## processing_fsm
module processing_fsm(clock, reset, start_signal, size, done, 
                            buf_0_write_en, buf_1_write_en, error_buf_write_en,
                            buf_0_w_data, buf_1_w_data, error_mem_w_data,
                            buf_0_r_data, buf_1_r_data, error_mem_r_data,
                            buf_0_addr, buf_1_addr, error_mem_addr, buf_sel);
    input clock;
    input reset;
    input start_signal;
    input size;
    output reg done;
    output reg buf_0_write_en;
    output reg buf_1_write_en;
    output error_buf_write_en; 
    output reg [7:0] buf_0_w_data;
    output reg [7:0] buf_1_w_data;
    output [15:0] error_mem_w_data; 
    input  [7:0] buf_0_r_data;
    input  [7:0] buf_1_r_data;
    input  [15:0] error_mem_r_data; 
    output reg [15:0] buf_0_addr;
    output reg [15:0] buf_1_addr;
    output reg [15:0] error_mem_addr; 
    output reg buf_sel;
    assign error_buf_write_en = 1'b0;
    assign error_mem_w_data = 16'b0;
    parameter PIXEL_OFFSET = 1'b1, LINE_OFFSET = 9'd256, LINE_MAX = 8'd239, PIXELS_PER_LINE = 9'd256;
    parameter MAX_ADDRESS = 18'd61439;
    parameter
        WAIT              = 5'b00000,
        LOAD_MID_ERR      = 5'b00001,
        LOAD_BTM_ERR      = 5'b00010,
        CHECK_PACKET_ERR  = 5'b00011,
        NW_PIXEL          = 5'b00100,
  ...
For scale: ~2,400 cells after synthesis, about 250 flip-flops, about 120 I/O pins, about 23,000 um^2 of cells after synthesis.
export LEC_CHECK = 0
export ABC_AREA = 0
export CAP_MARGIN = 40
export CELL_PAD_IN_SITES_DETAIL_PLACEMENT = 1
export CORE_ASPECT_RATIO = 0.54
export CORE_MARGIN = 2
export CORE_UTILIZATION = 47
export CTS_CLUSTER_SIZE = 89
export MAX_ROUTING_LAYER = met4
export SLEW_MARGIN = 20
create_clock -name core_clock -period 7.0 [get_ports {clock}]
run.sh (not shown) runs the stock make flow with config.mk's settings and CLKGATE_MAP_FILE=.
Rerun with:
Settings changed: ABC_AREA 0 to default, CAP_MARGIN 40 to 20, CELL_PAD_IN_SITES_DETAIL_PLACEMENT 1 to default, CORE_ASPECT_RATIO 0.54 to default, CORE_UTILIZATION 47 to 72, CTS_CLUSTER_SIZE 89 to default, MAX_ROUTING_LAYER met4 to default, PLACE_DENSITY from default to 0.79.
Clock period 7.0 ns to 4.33 ns, I/O delays scaled along.
=> Now the flow completed and failed the layout checks on setup timing. Wire length is lower by about 14%. Setup slack got worse by 1800 ps. Via count is higher by about 3%. Cell area came out higher by about 5%. Final cell count shrinks by 3.1%. Count of clock-buffer cells in the layout went down by 2. Clock skew increases by 12 ps. Maximum frequency went up by about 19%. Worst hold slack got worse by 92 ps. Area after synthesis does not change.
Rerun with:
Settings changed: PLACE_DENSITY 0.79 to default, TNS_END_PERCENT from default to 10.
Clock period 4.33 ns to 4.07 ns, I/O delays scaled along.
Outcome: The new run finished but fails on setup timing; first-iteration DRC count came out higher by 2.3%; utilization came out higher by 0.65 points; die area is unchanged; area after synthesis does not change; setup slack got worse by 220 ps; clock skew came out lower by 24 ps; worst hold slack got worse by 140 ps; global-route usage came out higher by 2.1 points.
Rerun with:
Settings changed: CORE_UTILIZATION 72 to 65, TNS_END_PERCENT 10 to default.
Clock period 4.07 ns to 4.4 ns, I/O delays scaled along.
After rerunning: The changed run finished with setup timing left. Clock skew rose by 18 ps. Synthesized cell count is unchanged. Cell area fell slightly. Synthesized area is unchanged. Count of clock-buffer cells in the layout rose by 6. Setup slack gets better by 300 ps. First-iteration DRC count fell by a quarter to a third.
Rerun with:
Settings changed: ABC_AREA from default to 1, CORE_UTILIZATION 65 to 72, PLACE_DENSITY from default to 0.42.
Clock period 4.4 ns to 4.59 ns, I/O delays scaled along.
Effect: The changed run produced a layout that fails on setup timing. Fmax increases by 3.2%. Routed wire length increases by 26%. Worst hold slack is better by 6.9 ps. Sequential cell count does not change.

== before ==
processing_fsm again, from the RTL that the note above started with.
Design processing_fsm, start of the top module:
module processing_fsm(clock, reset, start_signal, size, done, 
                            buf_0_write_en, buf_1_write_en, error_buf_write_en,
                            buf_0_w_data, buf_1_w_data, error_mem_w_data,
                            buf_0_r_data, buf_1_r_data, error_mem_r_data,
                            buf_0_addr, buf_1_addr, error_mem_addr, buf_sel);
make LEC_CHECK=0 CAP_MARGIN=5 CELL_PAD_IN_SITES_DETAIL_PLACEMENT=1 CELL_PAD_IN_SITES_GLOBAL_PLACEMENT=0 CORE_MARGIN=2 CORE_UTILIZATION=39 CTS_CLUSTER_DIAMETER=120 GPL_TIMING_DRIVEN=0 MIN_ROUTING_LAYER=met2 PLACE_DENSITY=0.54 SETUP_SLACK_MARGIN=0.81 SLEW_MARGIN=35 finish   # period 3.33 ns
Although it ran to completion, before produced a layout that fails the final checks because of negative setup slack.
> inputs changed (before -> after)
- CELL_PAD_IN_SITES_GLOBAL_PLACEMENT removed (was 0)
- CORE_UTILIZATION changed from 39 to 19
- CTS_CLUSTER_SIZE newly set to 55
- SLEW_MARGIN changed from 35 to 20
- CELL_PAD_IN_SITES_DETAIL_PLACEMENT removed (was 1)
- GPL_TIMING_DRIVEN removed (was 0)
- SETUP_SLACK_MARGIN removed (was 0.81)
- PLACE_DENSITY removed (was 0.54)
- CAP_MARGIN changed from 5 to 20
- MIN_ROUTING_LAYER removed (was met2)
- CTS_CLUSTER_DIAMETER removed (was 120)
- the clock period (ns, I/O delays scaled along) changed from 3.33 to 7.0
==> comparison <==
after: full flow OK, the timing, DRC and antenna checks passed
The routed wire length reported for after is smaller than that of before by 16 mm.
Compared with before, in after area added between synthesis and finish -12 points; count of buffers not belonging to the clock network in the layout went down by 287; width of the die has increased.
The worst hold slack reported for after is greater than that of before by 0.12 ns.
Per the comparison of after with before, post-detailed-route via-to-cell ratio went down, total of hold buffers inserted after clock tree synthesis now smaller.

processing_fsm again, from the RTL that the note above started with.
Settings: LEC_CHECK=0, CAP_MARGIN=20, CELL_PAD_IN_SITES_DETAIL_PLACEMENT=0, CORE_MARGIN=8, CORE_UTILIZATION=62, CTS_CLUSTER_DIAMETER=391, GPL_ROUTABILITY_DRIVEN=1, GPL_TIMING_DRIVEN=0, MAX_ROUTING_LAYER=met4, MIN_ROUTING_LAYER=met2, PLACE_DENSITY_LB_ADDON=0.17, SETUP_SLACK_MARGIN=0.09, SLEW_MARGIN=20, TNS_END_PERCENT=10; clock period 3.96 ns.
The starting point completed, yet does not pass: setup timing.
Edit:
==> flow/config.mk (replaced) <==
export PLATFORM = sky130hd
export DESIGN_NAME = processing_fsm
export DESIGN_NICKNAME = processing_fsm
export VERILOG_FILES = /design/flow/design.v
export SDC_FILE = /design/flow/constraint.sdc
export NUM_CORES = 4
export LEC_CHECK = 0
export CAP_MARGIN = 20
export CORE_MARGIN = 2
export CORE_UTILIZATION = 68
export SLEW_MARGIN = 20
==> flow/constraint.sdc (replaced) <==
create_clock -name core_clock -period 5.52 [get_ports {clock}]
set_input_delay 1.1040 -clock core_clock [delete_from_list [all_inputs] [get_ports {clock}]]
set_output_delay 1.1040 -clock core_clock [all_outputs]
set_load 0.01 [all_outputs]
With this change the flow finished clean.
Count of clock-buffer cells in the layout is higher by 1.
Maximum frequency shrinks by 8.1%.
Setup slack is better by 1.1 ns.
Global-route usage decreases by 14 points.
Synthesized cell count is unchanged.
Design area went down by 5.3%.
Flip-flop count is unchanged.
Final cell count came out lower by 5.8%.

processing_fsm again, from the RTL that the note above started with.
## processing_fsm
module processing_fsm(clock, reset, start_signal, size, done, 
                            buf_0_write_en, buf_1_write_en, error_buf_write_en,
                            buf_0_w_data, buf_1_w_data, error_mem_w_data,
                            buf_0_r_data, buf_1_r_data, error_mem_r_data,
                            buf_0_addr, buf_1_addr, error_mem_addr, buf_sel);
export LEC_CHECK = 0
export CAP_MARGIN = 20
export CORE_MARGIN = 2
export CORE_UTILIZATION = 72
export CTS_CLUSTER_DIAMETER = 355
export HOLD_SLACK_MARGIN = 0.29
export PLACE_DENSITY = 0.79
export SETUP_SLACK_MARGIN = -0.42
export SLEW_MARGIN = 20
create_clock -name core_clock -period 4.19 [get_ports {clock}]
The baseline finished but failed the layout checks on negative setup slack.
Next try:
CORE_UTILIZATION = 33   (was 72)
CTS_CLUSTER_DIAMETER = default   (was 355)
HOLD_SLACK_MARGIN = default   (was 0.29)
PLACE_DENSITY = default   (was 0.79)
SETUP_SLACK_MARGIN = default   (was -0.42)
clock period = 5.51 ns   (was 4.19 ns; I/O delays follow)
Outcome: This time the run completed without violations. Wire length falls by a few percent. Core utilization shrinks by 47 points. Setup slack improves by 0.91 ns. Global-route usage shrinks by 23 points. Cell area drops by a few percent.
Next try:
ABC_AREA = 1   (was default)
CORE_UTILIZATION = 72   (was 33)
PLACE_DENSITY = 0.36   (was default)
TNS_END_PERCENT = 10   (was default)
clock period = 3.08 ns   (was 5.51 ns; I/O delays follow)
Now the flow completed and failed the layout checks on negative hold slack, negative setup slack; final cell count went up by 13%; via count is higher by 40%; final area rises by 8.8%; flip-flop count stays the same; core utilization grows by 50 points; worst setup slack gets worse by 1.6 ns; die size went down by 53%; non-clock buffer count went up by 281.
Next try:
ABC_AREA = default   (was 1)
CORE_UTILIZATION = 40   (was 72)
PLACE_DENSITY = default   (was 0.36)
TNS_END_PERCENT = default   (was 10)
clock period = 5.51 ns   (was 3.08 ns; I/O delays follow)
After rerunning: Now the flow completed without violations. Global-route usage falls by 30 points. Worst hold slack gains 0.51 ns. Wire length falls by 27%. Sequential cell count is unchanged. Final cell count falls by 16%. Worst setup slack gains 1.6 ns. Fmax falls by 16%. Non-clock buffer count falls by 279.

== south ==
processing_fsm again, from the RTL that the note above started with.
==> flow/config.mk <==
export PLATFORM = sky130hd
export DESIGN_NAME = processing_fsm
export DESIGN_NICKNAME = processing_fsm
export VERILOG_FILES = /design/flow/design.v
export SDC_FILE = /design/flow/constraint.sdc
export NUM_CORES = 4
export LEC_CHECK = 0
export CAP_MARGIN = 20
export CORE_MARGIN = 2
export CORE_UTILIZATION = 72
export CTS_CLUSTER_SIZE = 73
export PLACE_DENSITY_LB_ADDON = 0.12
export SETUP_SLACK_MARGIN = 1.21
export SLEW_MARGIN = 20
==> flow/constraint.sdc <==
create_clock -name core_clock -period 4.24 [get_ports {clock}]
set_input_delay 0.8480 -clock core_clock [delete_from_list [all_inputs] [get_ports {clock}]]
set_output_delay 0.8480 -clock core_clock [all_outputs]
set_load 0.01 [all_outputs]
In south the implementation ran to completion but is not tape-out ready, as the final checks report negative setup slack.
For west, these inputs were changed with respect to south:
- PLACE_DENSITY_LB_ADDON no longer set, was 0.12
- SETUP_SLACK_MARGIN now -0.42, was 1.21
- PLACE_DENSITY now 0.79, previously not set
- CTS_CLUSTER_SIZE no longer set, was 73
--- outcome ---
west -> stages 100% | layout checks FAIL | negative setup slack
west vs. south: cell area went down, worst hold-check slack went up, post-layout minimum cycle time went down, met2 global-route usage went down.
west vs. south: maximum number of pins on one net before global-route repair rose by about 12%, final wirelength down about 16%.
Looking at number of optimization iterations in the first detailed-route pass, west sits 1 above south.
west: critical path depth lower than south
